==> wip/quartz <==
==> flow/design.v (excerpt) <==
module apb_top #(parameter ADDRESS=8, parameter DATA =8, parameter LOCATION=64)(
input PCLK,PRESETn,transfer,READ_WRITE,
input [ADDRESS-1:0] apb_write_paddr,apb_read_paddr,
input [DATA-1:0] apb_write_data,
output [DATA-1:0] apb_read_data_out);
clock: 2.5 ns
lec_check: 0
abc_area: 1
cap_margin: 20
core_margin: 2
core_utilization: 68
place_density: 0.6
slew_margin: 20
run.sh (not shown) runs the stock make flow with config.mk's settings and CLKGATE_MAP_FILE=.
==> wip/pepper: changes against wip/quartz <==
CAP_MARGIN = 0   (was 20)
CORE_ASPECT_RATIO = 0.91   (was not set)
CORE_UTILIZATION = 72   (was 68)
CTS_CLUSTER_DIAMETER = 396   (was not set)
CTS_CLUSTER_SIZE = 10   (was not set)
HOLD_SLACK_MARGIN = 0.29   (was not set)
PLACE_DENSITY = 0.37   (was 0.6)
SETUP_SLACK_MARGIN = 0.54   (was not set)
TNS_END_PERCENT = 5   (was not set)
==> flow/constraint.sdc (replaced) <==
create_clock -name core_clock -period 1.82 [get_ports {PCLK}]
set_input_delay 0.3640 -clock core_clock [delete_from_list [all_inputs] [get_ports {PCLK}]]
set_output_delay 0.3640 -clock core_clock [all_outputs]
set_load 0.01 [all_outputs]
==> flow_summary.yaml <==
# flow metrics
run_status:
  haltStage: "global routing"
  outcome: "stopped before the end"
  first-error: "[ERROR GRT-0232] Routing congestion too high. Check the congestion heatmap in the GUI."
cts:
  post_cts_buffers: 61
place:
  placed_area_um2: 27400
  hpwl_um: 48700
  place_inst: 3511
die:
  die_w_um: 199
  num_rows: 64
global_routing:
  met2_usage: 0.951
That was wip/pepper.
==> flow_summary.yaml <==
# flow metrics
run_status:
  outcome: "no timing/DRC/antenna violations"
place:
  placed_area_um2: 27300
die:
  num_rows: 69
global_routing:
  met2_usage: 0.632
cts:
  post_cts_buffers: 0
That was wip/quartz.

==> 03-08: inputs <==
==> flow/design.v <==
module master_apb #(parameter ADDR_WIDTH=8, parameter DATA_WIDTH =8, parameter STATE=2 )(
input PCLK,
input PRESETn,
input [ADDR_WIDTH-1:0] apb_write_paddr,
input [DATA_WIDTH-1:0] apb_write_data,
input [ADDR_WIDTH-1:0] apb_read_paddr,
input READ_WRITE,
input PREADY,
input transfer,
input [DATA_WIDTH-1:0] PRDATA,
output PWRITE,
output reg PSEL,
output reg PENABLE,
output [ADDR_WIDTH-1:0] PADDR,
output reg[DATA_WIDTH-1:0] PWDATA,
output reg [DATA_WIDTH-1:0] apb_read_data_out
);
parameter IDLE=2'b00;
parameter SETUP=2'b01;
parameter ACCESS=2'b11;
reg [STATE-1:0] current_state,next_state;
wire [DATA_WIDTH-1:0] temp_read;
always @(posedge PCLK or negedge PRESETn)
begin
if(!PRESETn)
current_state<=IDLE;
else
current_state<=next_state;
end
always @(*)
begin
case (current_state)
IDLE: 
begin
if(transfer==1'b1)
next_state=SETUP;
else
next_state=IDLE;
end
SETUP:
begin
next_state=ACCESS;
end
ACCESS:
begin
if(PREADY==1'b1&&transfer==1'b1)
next_state=SETUP;
else if(PREADY==1'b1&&transfer==1'b0)
next_state=IDLE;
else
next_state=ACCESS;
end
default:
next_state=IDLE;
endcase
end
always@(*)
begin
PWDATA='b0;
case(current_state)
IDLE:
begin
PSEL=1'b0;
PENABLE=1'b0;
end
SETUP:
begin
PSEL=1'b1;
PENABLE=1'b0;
PWDATA=apb_write_data;
end
ACCESS:
begin
PSEL=1'b1;
PENABLE=1'b1;
PWDATA=apb_write_data;
end
default:
begin
PSEL=1'b0;
PENABLE=1'b0;
end
endcase
end
always @(posedge PCLK or negedge PRESETn)
begin
if(!PRESETn)
apb_read_data_out<='b0;
else if (current_state==ACCESS && PWRITE==1'b0)
apb_read_data_out<=PRDATA;
end
assign PWRITE=READ_WRITE;
assign PADDR= READ_WRITE?apb_write_paddr:apb_read_paddr;
endmodule
module RAM_slave #(parameter ADDRESS=8, parameter DATA=8, parameter LOCATION=64, parameter STATES=3)(
input PWRITE,PCLK,PRESETn,
input PSEL1,
input PENABLE,
input [ADDRESS-1:0] paddr,
input [DATA-1:0] pwdata,
output reg [DATA-1:0] prdata,
output reg PREADY
);
parameter IDLE=2'b00;
parameter TRANSFER=2'b01;
parameter WRITE=2'b11;
parameter READ=2'b10;
localparam AW=$clog2(LOCATION);
reg [STATES-1:0] current_state,next_state;
reg [DATA-1:0] memory [0:LOCATION-1];
integer i;
always @(posedge PCLK or negedge PRESETn )
begin
if(!PRESETn)
current_state<=IDLE;
else
current_state<=next_state;
end
always @(*)
begin
case (current_state)
IDLE: 
if(PSEL1==1'b1)
next_state=TRANSFER;
else 
next_state=IDLE;
TRANSFER:
next_state=IDLE;
default:
next_state=IDLE;
endcase
end
always @(*)
if(!PRESETn)
begin
prdata='b0;
PREADY=1'b0;
end
else
begin
    case(current_state)
    IDLE:
    begin
        prdata='b0;
        PREADY=1'b0;
    end
    TRANSFER:
    begin
        PREADY=1'b1;
	if(PWRITE==1'b0)
	if(paddr<LOCATION)
	prdata=memory[paddr[AW-1:0]];
	else
	prdata='b0;	
        else
	 prdata='b0;
    end
default:
begin
prdata='b0;
        PREADY=1'b0;
end
    endcase
end
always @(posedge PCLK or negedge PRESETn)
begin
if(!PRESETn)
begin
    for(i=0;i<LOCATION;i=i+1)
    memory[i]<='b0;
end
else if(current_state==TRANSFER&&PWRITE==1'b1&&paddr<LOCATION)
memory[paddr[AW-1:0]]<=pwdata;
end
endmodule
module apb_top #(parameter ADDRESS=8, parameter DATA =8, parameter LOCATION=64)(
input PCLK,PRESETn,transfer,READ_WRITE,
input [ADDRESS-1:0] apb_write_paddr,apb_read_paddr,
input [DATA-1:0] apb_write_data,
output [DATA-1:0] apb_read_data_out);
wire PWRITE;
wire PREADY;
wire PSEL1;
wire PENABLE;
wire [ADDRESS-1:0] paddr;
wire [DATA-1:0] pwdata,prdata;
master_apb #(.ADDR_WIDTH(ADDRESS),.DATA_WIDTH(DATA)) master(
.PCLK(PCLK),
.PRESETn(PRESETn),
.apb_write_paddr(apb_write_paddr),
.apb_write_data(apb_write_data),
.apb_read_paddr(apb_read_paddr),
.READ_WRITE(READ_WRITE),
.PREADY(PREADY),
.transfer(transfer),
.PRDATA(prdata),
.PWRITE(PWRITE),
.PSEL(PSEL1),
.PENABLE(PENABLE),
.PADDR(paddr),
.PWDATA(pwdata),
.apb_read_data_out(apb_read_data_out));
RAM_slave #(.ADDRESS(ADDRESS),.DATA(DATA), .LOCATION(LOCATION)) slave_dut (
.PWRITE(PWRITE),
.PCLK(PCLK),
.PRESETn(PRESETn),
.PSEL1(PSEL1),
.PENABLE(PENABLE),
.paddr(paddr),
.pwdata(pwdata),
.prdata(prdata),
.PREADY(PREADY)
);
endmodule
==> flow/run.sh <==
#!/bin/bash
# the make line also repeats each setting of config.mk as NAME=value (left out here)
make -C /OpenROAD-flow-scripts/flow DESIGN_CONFIG=/design/flow/config.mk WORK_HOME=/design/flow/orfs CLKGATE_MAP_FILE= finish
==> flow/config.mk <==
export PLATFORM = sky130hd
export DESIGN_NAME = apb_top
export DESIGN_NICKNAME = apb_top
export VERILOG_FILES = /design/flow/design.v
export SDC_FILE = /design/flow/constraint.sdc
export NUM_CORES = 4
export LEC_CHECK = 0
export ABC_AREA = 1
export CAP_MARGIN = 30
export CELL_PAD_IN_SITES_DETAIL_PLACEMENT = 2
export CELL_PAD_IN_SITES_GLOBAL_PLACEMENT = 3
export CORE_ASPECT_RATIO = 1.09
export CORE_MARGIN = 2
export CORE_UTILIZATION = 23
export CTS_CLUSTER_SIZE = 27
export GPL_ROUTABILITY_DRIVEN = 1
export GPL_TIMING_DRIVEN = 1
export HOLD_SLACK_MARGIN = 0.24
export MIN_ROUTING_LAYER = met1
export SETUP_SLACK_MARGIN = 0.93
export SLEW_MARGIN = 40
export TNS_END_PERCENT = 35
==> flow/constraint.sdc <==
create_clock -name core_clock -period 5.65 [get_ports {PCLK}]
set_input_delay 1.1300 -clock core_clock [delete_from_list [all_inputs] [get_ports {PCLK}]]
set_output_delay 1.1300 -clock core_clock [all_outputs]
set_load 0.01 [all_outputs]
==> inputs of 03-05, as changes to 03-08 <==
==> flow/config.mk (replaced) <==
export PLATFORM = sky130hd
export DESIGN_NAME = apb_top
export DESIGN_NICKNAME = apb_top
export VERILOG_FILES = /design/flow/design.v
export SDC_FILE = /design/flow/constraint.sdc
export NUM_CORES = 4
export LEC_CHECK = 0
export CAP_MARGIN = 40
export CORE_MARGIN = 2
export CORE_UTILIZATION = 72
export CTS_CLUSTER_DIAMETER = 36
export CTS_CLUSTER_SIZE = 27
export HOLD_SLACK_MARGIN = 0.24
export SETUP_SLACK_MARGIN = 0.22
export SLEW_MARGIN = 20
export TNS_END_PERCENT = 35
==> flow/constraint.sdc (replaced) <==
create_clock -name core_clock -period 1.78 [get_ports {PCLK}]
set_input_delay 0.3560 -clock core_clock [delete_from_list [all_inputs] [get_ports {PCLK}]]
set_output_delay 0.3560 -clock core_clock [all_outputs]
set_load 0.01 [all_outputs]
==> inputs of 08-14, as changes to 03-08 <==
==> flow/config.mk (replaced) <==
export PLATFORM = sky130hd
export DESIGN_NAME = apb_top
export DESIGN_NICKNAME = apb_top
export VERILOG_FILES = /design/flow/design.v
export SDC_FILE = /design/flow/constraint.sdc
export NUM_CORES = 4
export LEC_CHECK = 0
export CAP_MARGIN = 20
export CORE_MARGIN = 2
export CORE_UTILIZATION = 58
export SETUP_SLACK_MARGIN = -0.21
export SLEW_MARGIN = 20
==> flow/constraint.sdc (replaced) <==
create_clock -name core_clock -period 2.5 [get_ports {PCLK}]
set_input_delay 0.5000 -clock core_clock [delete_from_list [all_inputs] [get_ports {PCLK}]]
set_output_delay 0.5000 -clock core_clock [all_outputs]
set_load 0.01 [all_outputs]
==> results <==
|  | 03-05 | 03-08 | 08-14 |
|---|---|---|---|
| Run status | did not finish | complete, no violations | complete, but fails checks |
| Stage where the flow stopped | clock tree synthesis | - | - |
| Violated checks | - | - | setup timing |
| Worst setup slack before clock tree synthesis | -1.59 ns | 1.02 ns | -1.20 ns |
| HPWL reported at the end of detailed placement | 69.3 mm | 66.0 mm | 74.6 mm |
| Sequential power | - | 3760 uW | 8500 uW |
| H-tree depth | - | 3 | 2 |
| Met1 usage in global routing | - | 24.5% | 68.1% |
| Sw Share | - | 24.8% | 23.9% |
| Via count | - | 20800 | 23700 |
| Proportion of cell area occupied by registers | - | 44.9% | 44.0% |
| Post-synthesis cell count from yosys | 2388 | 3000 | 2388 |
| CTS sink cnt | - | 525 | 525 |
| Met3 Track Usage GR | - | 2.17% | 20.9% |
| Die Span Y | 182 um | 347 um | 203 um |
| Worst Hold Slack | - | 0.426 ns | 0.309 ns |
| Gates resized, CTS repair | - | 0 | 60 |
| Int Pwr | - | 6700 uW | 13800 uW |
| Synthesis area per yosys | 22900 um2 | 24800 um2 | 22900 um2 |
| Pin count of the biggest net entering global routing | - | 133 | 145 |
| Number of antenna violations at the first check in global routing | - | 5 | 5 |
| Number of maximum-capacitance constraint violations | - | 0 | 0 |
| Crit-path max cell delay | - | 0.78 ns | 0.62 ns |
| Placed cell count | 3050 | 4290 | 3227 |
| Cell with the largest stage delay on the worst path | - | sky130_fd_sc_hd__clkdlybuf4s50_1 | sky130_fd_sc_hd__clkdlybuf4s50_1 |
Power figures rest on the tool's default switching activity, not on a simulated workload.
